Design breakout, start of the top module:
module breakout(
    input  clk,
    input  rst,
    input  rota,
    input  rotb,
    input  de,
    output red,
    output green,
    output blue,
    output hsync,
    output vsync
    );
clock: 15.1 ns
lec_check: 0
abc_area: 0
cap_margin: 20
core_aspect_ratio: 1.49
core_margin: 10
core_utilization: 31
cts_cluster_diameter: 213
gpl_routability_driven: 0
gpl_timing_driven: 1
place_density_lb_addon: 0.26
setup_slack_margin: 1.39
slew_margin: 5
tns_end_percent: 50
run.sh (not shown) runs the stock make flow with config.mk's settings and CLKGATE_MAP_FILE=.
Next try:
==> flow/config.mk (replaced) <==
export PLATFORM = sky130hd
export DESIGN_NAME = breakout
export DESIGN_NICKNAME = breakout
export VERILOG_FILES = /design/flow/design.v
export SDC_FILE = /design/flow/constraint.sdc
export NUM_CORES = 4
export LEC_CHECK = 0
export CAP_MARGIN = 20
export CORE_MARGIN = 2
export CORE_UTILIZATION = 68
export SLEW_MARGIN = 20
==> flow/constraint.sdc (replaced) <==
create_clock -name core_clock -period 12.7 [get_ports {clk}]
set_input_delay 2.5400 -clock core_clock [delete_from_list [all_inputs] [get_ports {clk}]]
set_output_delay 2.5400 -clock core_clock [all_outputs]
set_load 0.01 [all_outputs]
Effect: Synthesized cell count stays the same; design area goes down by 3.2%; power goes up by about 14%.
Next try:
--- a/flow/config.mk
+++ b/flow/config.mk
@@ -6,6 +6,8 @@
 export NUM_CORES = 4
 export LEC_CHECK = 0
+export ABC_AREA = 1
 export CAP_MARGIN = 20
 export CORE_MARGIN = 2
-export CORE_UTILIZATION = 68
+export CORE_UTILIZATION = 72
+export SETUP_SLACK_MARGIN = 0.68
 export SLEW_MARGIN = 20
==> flow/constraint.sdc (replaced) <==
create_clock -name core_clock -period 5.97 [get_ports {clk}]
set_input_delay 1.1940 -clock core_clock [delete_from_list [all_inputs] [get_ports {clk}]]
set_output_delay 1.1940 -clock core_clock [all_outputs]
set_load 0.01 [all_outputs]
Outcome:
- The new run finished clean
- final cell count grows by a quarter to a third
- worst setup slack degrades by 4.0 ns
- utilization goes up by 2.2 points
- routed wire length went up by about a fifth
- sequential power increases by well over a third
Next try:
--- a/flow/config.mk
+++ b/flow/config.mk
@@ -6,8 +6,6 @@
 export NUM_CORES = 4
 export LEC_CHECK = 0
-export ABC_AREA = 1
 export CAP_MARGIN = 20
 export CORE_MARGIN = 2
-export CORE_UTILIZATION = 72
-export SETUP_SLACK_MARGIN = 0.68
+export CORE_UTILIZATION = 64
 export SLEW_MARGIN = 20
==> flow/constraint.sdc (replaced) <==
create_clock -name core_clock -period 13.3 [get_ports {clk}]
set_input_delay 2.6600 -clock core_clock [delete_from_list [all_inputs] [get_ports {clk}]]
set_output_delay 2.6600 -clock core_clock [all_outputs]
set_load 0.01 [all_outputs]
Result:
- count of clock-buffer cells in the layout does not change
- cell area falls by 9.9%
- total power shrinks by 56%
- die size is about the same
- setup slack improved by 4.6 ns
Next try:
--- a/flow/config.mk
+++ b/flow/config.mk
@@ -6,6 +6,8 @@
 export NUM_CORES = 4
 export LEC_CHECK = 0
+export ABC_AREA = 1
 export CAP_MARGIN = 20
 export CORE_MARGIN = 2
-export CORE_UTILIZATION = 64
+export CORE_UTILIZATION = 66
+export SETUP_SLACK_MARGIN = 1.95
 export SLEW_MARGIN = 20
==> flow/constraint.sdc (replaced) <==
create_clock -name core_clock -period 7.37 [get_ports {clk}]
set_input_delay 1.4740 -clock core_clock [delete_from_list [all_inputs] [get_ports {clk}]]
set_output_delay 1.4740 -clock core_clock [all_outputs]
set_load 0.01 [all_outputs]
Worst hold slack stays flat.
Worst setup slack gets worse by 3.3 ns.
Total power came out higher by 83%.
Critical path depth falls by 2.
Die size is higher by 9.1%.
Core utilization came out higher by 1.3 points.
Via count rose by 25%.

Starting RTL as in the previous note.
## breakout
module breakout(
    input  clk,
    input  rst,
    input  rota,
    input  rotb,
    input  de,
    output red,
    output green,
    output blue,
    output hsync,
    output vsync
    );
clock: 9.73 ns
lec_check: 0
cap_margin: 20
cell_pad_in_sites_global_placement: 0
core_margin: 2
core_utilization: 69
cts_cluster_size: 90
gpl_timing_driven: 1
min_routing_layer: met1
place_density: 0.49
slew_margin: 10
tns_end_percent: 50
The starting point ran to the end with no violations.
Edit:
- CELL_PAD_IN_SITES_GLOBAL_PLACEMENT: 0 -> not set
- CORE_UTILIZATION: 69 -> 40
- CTS_CLUSTER_SIZE: 90 -> not set
- GPL_TIMING_DRIVEN: 1 -> not set
- MIN_ROUTING_LAYER: met1 -> not set
- PLACE_DENSITY: 0.49 -> not set
- SLEW_MARGIN: 10 -> 20
- TNS_END_PERCENT: 50 -> not set
- clock period: 9.73 -> 13.3 ns (I/O delays scaled with it)
Worst hold slack hardly moves.
Area after synthesis stays the same.
Count of clock-buffer cells in the layout does not change.
Non-clock buffer count went up by 1.
Edit:
- ABC_AREA: not set -> 1
- CORE_UTILIZATION: 40 -> 72
- CTS_CLUSTER_SIZE: not set -> 10
- SETUP_SLACK_MARGIN: not set -> 1.62
- clock period: 13.3 -> 5.97 ns (I/O delays scaled with it)
Count of clock-buffer cells in the layout does not change; final area came out higher by 12%; routed wire length rises by 22%; synthesized cell count rises by 39%.

north:
Starting RTL as in the previous note.
==> flow/config.mk <==
export PLATFORM = sky130hd
export DESIGN_NAME = breakout
export DESIGN_NICKNAME = breakout
export VERILOG_FILES = /design/flow/design.v
export SDC_FILE = /design/flow/constraint.sdc
export NUM_CORES = 4
export LEC_CHECK = 0
export ABC_AREA = 0
export CAP_MARGIN = 20
export CORE_MARGIN = 2
export CORE_UTILIZATION = 71
export CTS_CLUSTER_DIAMETER = 256
export CTS_CLUSTER_SIZE = 54
export GPL_ROUTABILITY_DRIVEN = 1
export GPL_TIMING_DRIVEN = 1
export PLACE_DENSITY_LB_ADDON = 0.25
export SETUP_SLACK_MARGIN = 1.39
export SLEW_MARGIN = 25
==> flow/constraint.sdc <==
create_clock -name core_clock -period 11.2 [get_ports {clk}]
set_input_delay 2.2400 -clock core_clock [delete_from_list [all_inputs] [get_ports {clk}]]
set_output_delay 2.2400 -clock core_clock [all_outputs]
set_load 0.01 [all_outputs]
For south, these inputs were changed with respect to north:
Settings: setting TNS_END_PERCENT to 15 for the first time; changing CTS_CLUSTER_SIZE from 54 to 93; changing CORE_UTILIZATION from 71 to 31; setting PLACE_DENSITY to 0.5 for the first time; removing PLACE_DENSITY_LB_ADDON (formerly 0.25); changing CTS_CLUSTER_DIAMETER from 256 to 400; changing the clock period (ns, I/O delays scaled along) from 11.2 to 18.1.
## What came out
- Count of buffer and inverter cells on the critical path came out exactly the same in north and south.
- Changes observed in south relative to north: sequential share of layout area decreased 0.83 points; data arrival time of the worst path grew by 0.16 ns.
- In the tables for north and south, leakage power figure reads lower with south.
- Final non-filler cell area, south vs north: up by a few percent
Here is what was changed in the inputs of east compared with south.
Settings: a change of CORE_UTILIZATION from 31 to 61; a deleted CTS_CLUSTER_SIZE that had been 93; a deleted TNS_END_PERCENT that had been 15; a change of CTS_CLUSTER_DIAMETER from 400 to 99; a change of PLACE_DENSITY from 0.5 to 0.64; a change of ABC_AREA from 0 to 1; a change of the clock period (ns, I/O delays scaled along) from 18.1 to 7.37.
Notes after the runs:
Compared with south, sum of internal, switching and leakage power in east increased by more than 100%.
Diff south -> east | slack of the critical path | decrease of 7.36 ns
The launching element of the worst setup path comes out game_inst.paddlePosition[4] in one run and game_inst.ballY[0] in the other, namely in south and east respectively.
The first-pass detailed-route iteration total number comes out lower for east vs south.
> inputs changed (east -> west)
Settings: changing SLEW_MARGIN from 25 to 20; removing GPL_TIMING_DRIVEN (formerly 1); removing GPL_ROUTABILITY_DRIVEN (formerly 1); removing PLACE_DENSITY (formerly 0.64); removing CTS_CLUSTER_DIAMETER (formerly 99); changing SETUP_SLACK_MARGIN from 1.39 to 1.95; changing CORE_UTILIZATION from 61 to 68.
==> comparison <==
Number of well taps (west vs. east) decreases by more than 10%
Compared with east, west shows a higher sum of met3 wire segment lengths after detailed routing.
Looking at power spent charging and discharging nets, west sits about 1.2% higher than east does.
west: routed length on met1 about 8% below east
On fraction of area in clock buffers and inverters, east tracks west almost exactly.
From east to west, post-synth net total did not move at all.
west falls short of east in total power of the final layout.
On fraction of standard cell area that is sequential, east tracks west almost exactly.
Between west and east, the logic gate share of total power does not differ in any meaningful way.

Starting RTL as in the previous note.
export LEC_CHECK = 0
export ABC_AREA = 1
export CAP_MARGIN = 20
export CORE_MARGIN = 2
export CORE_UTILIZATION = 72
export CTS_CLUSTER_DIAMETER = 99
export GPL_ROUTABILITY_DRIVEN = 1
export GPL_TIMING_DRIVEN = 1
export PLACE_DENSITY_LB_ADDON = 0.01
export SETUP_SLACK_MARGIN = -0.12
export SLEW_MARGIN = 25
create_clock -name core_clock -period 7.37 [get_ports {clk}]
The baseline went through all stages and came out clean.
Edit:
--- a/flow/config.mk
+++ b/flow/config.mk
@@ -9 +9,2 @@
-export CAP_MARGIN = 20
+export CAP_MARGIN = 0
+export CORE_ASPECT_RATIO = 0.68
@@ -12,0 +14 @@
+export CTS_CLUSTER_SIZE = 92
@@ -15,3 +17,4 @@
-export PLACE_DENSITY_LB_ADDON = 0.01
-export SETUP_SLACK_MARGIN = -0.12
-export SLEW_MARGIN = 25
+export HOLD_SLACK_MARGIN = 0.29
+export PLACE_DENSITY_LB_ADDON = 0.11
+export SETUP_SLACK_MARGIN = 2.18
+export SLEW_MARGIN = 40
After rerunning: The changed run ran to the end with no violations; design area climbs slightly; clock power drops slightly; via count climbs by a few percent; combinational power climbs by a little under a tenth.
Edit:
==> flow/config.mk (replaced) <==
export PLATFORM = sky130hd
export DESIGN_NAME = breakout
export DESIGN_NICKNAME = breakout
export VERILOG_FILES = /design/flow/design.v
export SDC_FILE = /design/flow/constraint.sdc
export NUM_CORES = 4
export LEC_CHECK = 0
export ABC_AREA = 0
export CAP_MARGIN = 20
export CORE_MARGIN = 2
export CORE_UTILIZATION = 72
export CTS_CLUSTER_DIAMETER = 99
export GPL_ROUTABILITY_DRIVEN = 0
export GPL_TIMING_DRIVEN = 1
export PLACE_DENSITY_LB_ADDON = 0.0
export SETUP_SLACK_MARGIN = 2.19
export SLEW_MARGIN = 10
Effect: Clock power increases by about 1%; synthesized area decreases by 11%; worst hold slack got worse by 0.0060 ns; worst setup slack got worse by 0.39 ns; synthesized cell count decreases by 28%.
Edit:
--- a/flow/config.mk
+++ b/flow/config.mk
@@ -8 +8 @@
-export ABC_AREA = 0
+export ABC_AREA = 1
@@ -12,6 +12,3 @@
-export CTS_CLUSTER_DIAMETER = 99
-export GPL_ROUTABILITY_DRIVEN = 0
-export GPL_TIMING_DRIVEN = 1
-export PLACE_DENSITY_LB_ADDON = 0.0
-export SETUP_SLACK_MARGIN = 2.19
-export SLEW_MARGIN = 10
+export PLACE_DENSITY_LB_ADDON = 0.2
+export SETUP_SLACK_MARGIN = 1.95
+export SLEW_MARGIN = 20
Result: The changed run finished with timing, DRC and antenna clean. Setup slack is better by 0.27 ns. Final area rose by 8.2%. Sequential share of layout area shrinks by 2.5 points. Combinational power went up by 21%. Clock power went down by 4.0%. Fmax went up by 5.2%. Clock skew increases by 0.010 ns. Global-route usage went up by 0.56 points.
Edit:
--- a/flow/config.mk
+++ b/flow/config.mk
@@ -9 +9 @@
-export CAP_MARGIN = 20
+export CAP_MARGIN = 15
@@ -12 +12,4 @@
-export PLACE_DENSITY_LB_ADDON = 0.2
+export CTS_CLUSTER_DIAMETER = 202
+export CTS_CLUSTER_SIZE = 70
+export GPL_ROUTABILITY_DRIVEN = 0
+export PLACE_DENSITY_LB_ADDON = 0.01
What happened:
- The changed run passed the timing, design-rule and antenna checks
- synthesized area is unchanged
- sequential share of layout area stays flat
- routed wire length decreases slightly
- final area barely changes

## job 2105
Starting RTL as in the previous note.
==> flow/design.v (excerpt) <==
module breakout(
    input  clk,
    input  rst,
    input  rota,
    input  rotb,
    input  de,
    output red,
    output green,
    output blue,
    output hsync,
    output vsync
    );
wire [9:0] xpos;
wire [9:0] ypos;
signal_generator signal_generator_inst(clk, rst, hsync, vsync, xpos, ypos);
game game_inst(clk, rst, xpos, ypos, ~rota, ~rotb, ~de, red, green, blue);
endmodule
Settings: LEC_CHECK=0, CAP_MARGIN=35, CELL_PAD_IN_SITES_DETAIL_PLACEMENT=2, CELL_PAD_IN_SITES_GLOBAL_PLACEMENT=3, CORE_ASPECT_RATIO=0.89, CORE_MARGIN=3, CORE_UTILIZATION=18, MIN_ROUTING_LAYER=met2, PLACE_DENSITY_LB_ADDON=0.26, SLEW_MARGIN=5, TNS_END_PERCENT=30; clock period 40.0 ns.
### job 2105 -> job 9629
- HOLD_SLACK_MARGIN: unset -> 0.28
- CORE_MARGIN: 3 -> 5
- ABC_AREA: unset -> 1
- PLACE_DENSITY_LB_ADDON: 0.26 -> unset
- SLEW_MARGIN: 5 -> 20
- TNS_END_PERCENT: 30 -> 70
- CELL_PAD_IN_SITES_GLOBAL_PLACEMENT: 3 -> 1
- GPL_TIMING_DRIVEN: unset -> 0
- CAP_MARGIN: 35 -> 20
- CORE_ASPECT_RATIO: 0.89 -> unset
- CORE_UTILIZATION: 18 -> 40
--- outcome ---
Delta (job 9629 minus job 2105): number of logic inverters in the finished layout rose by 147; critical path depth went down; wire length of the first global-routing pass shows an increase of about 16%; maximum level of the CTS H-tree level.
Relative to job 2105, shortest clock period the worst path allows after layout has gone down in job 9629.
Edits applied to the flow inputs when going from job 9629 to job 3574:
- CTS_CLUSTER_SIZE now 98, previously not set
- CELL_PAD_IN_SITES_GLOBAL_PLACEMENT no longer set, was 1
- SLEW_MARGIN now 35, was 20
- CTS_CLUSTER_DIAMETER now 391, previously not set
- CELL_PAD_IN_SITES_DETAIL_PLACEMENT no longer set, was 2
- GPL_TIMING_DRIVEN no longer set, was 0
- HOLD_SLACK_MARGIN no longer set, was 0.28
- PLACE_DENSITY now 0.35, previously not set
- CORE_ASPECT_RATIO now 0.5, previously not set
- TNS_END_PERCENT now 10, was 70
- ABC_AREA no longer set, was 1
- CORE_UTILIZATION now 56, was 40
- CORE_MARGIN now 2, was 5
- MIN_ROUTING_LAYER no longer set, was met2
## What came out
On post-synthesis instance area: job 3574 sits below job 9629. Job 3574: non-clock buffer count is 36 lower than what job 9629 reported. Number of distinct library cell variants in the gate-level netlist after synthesis (job 9629 / job 3574): 0.73. Of job 9629 and job 3574, the run reporting the lower count of clock-buffer cells in the layout was job 9629. On job 3574: pin count of the biggest net entering global routing is 76 higher than what job 9629 gave. Reported for job 9629 and job 3574, maximum root-to-sink buffer count turned out identical to the last digit. Lower gate count of the mapped netlist was reported by job 3574, not job 9629. The critical path depth in cells in job 3574 was higher than what job 9629 gave. Against job 9629, number of multi-input combinational cells in the layout in job 3574 fell by more than a quarter.
What job 3658 does differently from job 3574 at the input level:
- CORE_UTILIZATION: 56 -> 18
- CTS_CLUSTER_SIZE: 98 -> unset
- PLACE_DENSITY: 0.35 -> unset
- PLACE_DENSITY_LB_ADDON: unset -> 0.09
- MIN_ROUTING_LAYER: unset -> met2
- CELL_PAD_IN_SITES_DETAIL_PLACEMENT: unset -> 2
- CORE_MARGIN: 2 -> 3
- TNS_END_PERCENT: 10 -> unset
- CELL_PAD_IN_SITES_GLOBAL_PLACEMENT: unset -> 3
- CAP_MARGIN: 20 -> 35
- CORE_ASPECT_RATIO: 0.5 -> 0.89
- CTS_CLUSTER_DIAMETER: 391 -> unset
- SLEW_MARGIN: 35 -> 5
Results
Delta (job 3658 minus job 3574): switching power of the nets increased 15%; via count of the first global-routing pass picked up an extra 7303; length of routed met2 wiring has increased; cell depth of the worst setup path increased 1; core occupancy in the finished layout lower.
Job 3658 improves on job 3574 in shortest period the worst path allows.
Compared with job 3574, job 3658 shows a post-detailed-route wirelength per cell that is about 12% higher.
Of the two candidates, job 3574 has the better total power and job 3658 the worse one.
Between job 3574 and job 3658, power share of the sequential group decreased.
Job 3574 -> job 3658: count of flip-flops with a built-in enable after synthesis delta 0, exact match
Power and IR drop assume default switching activity.
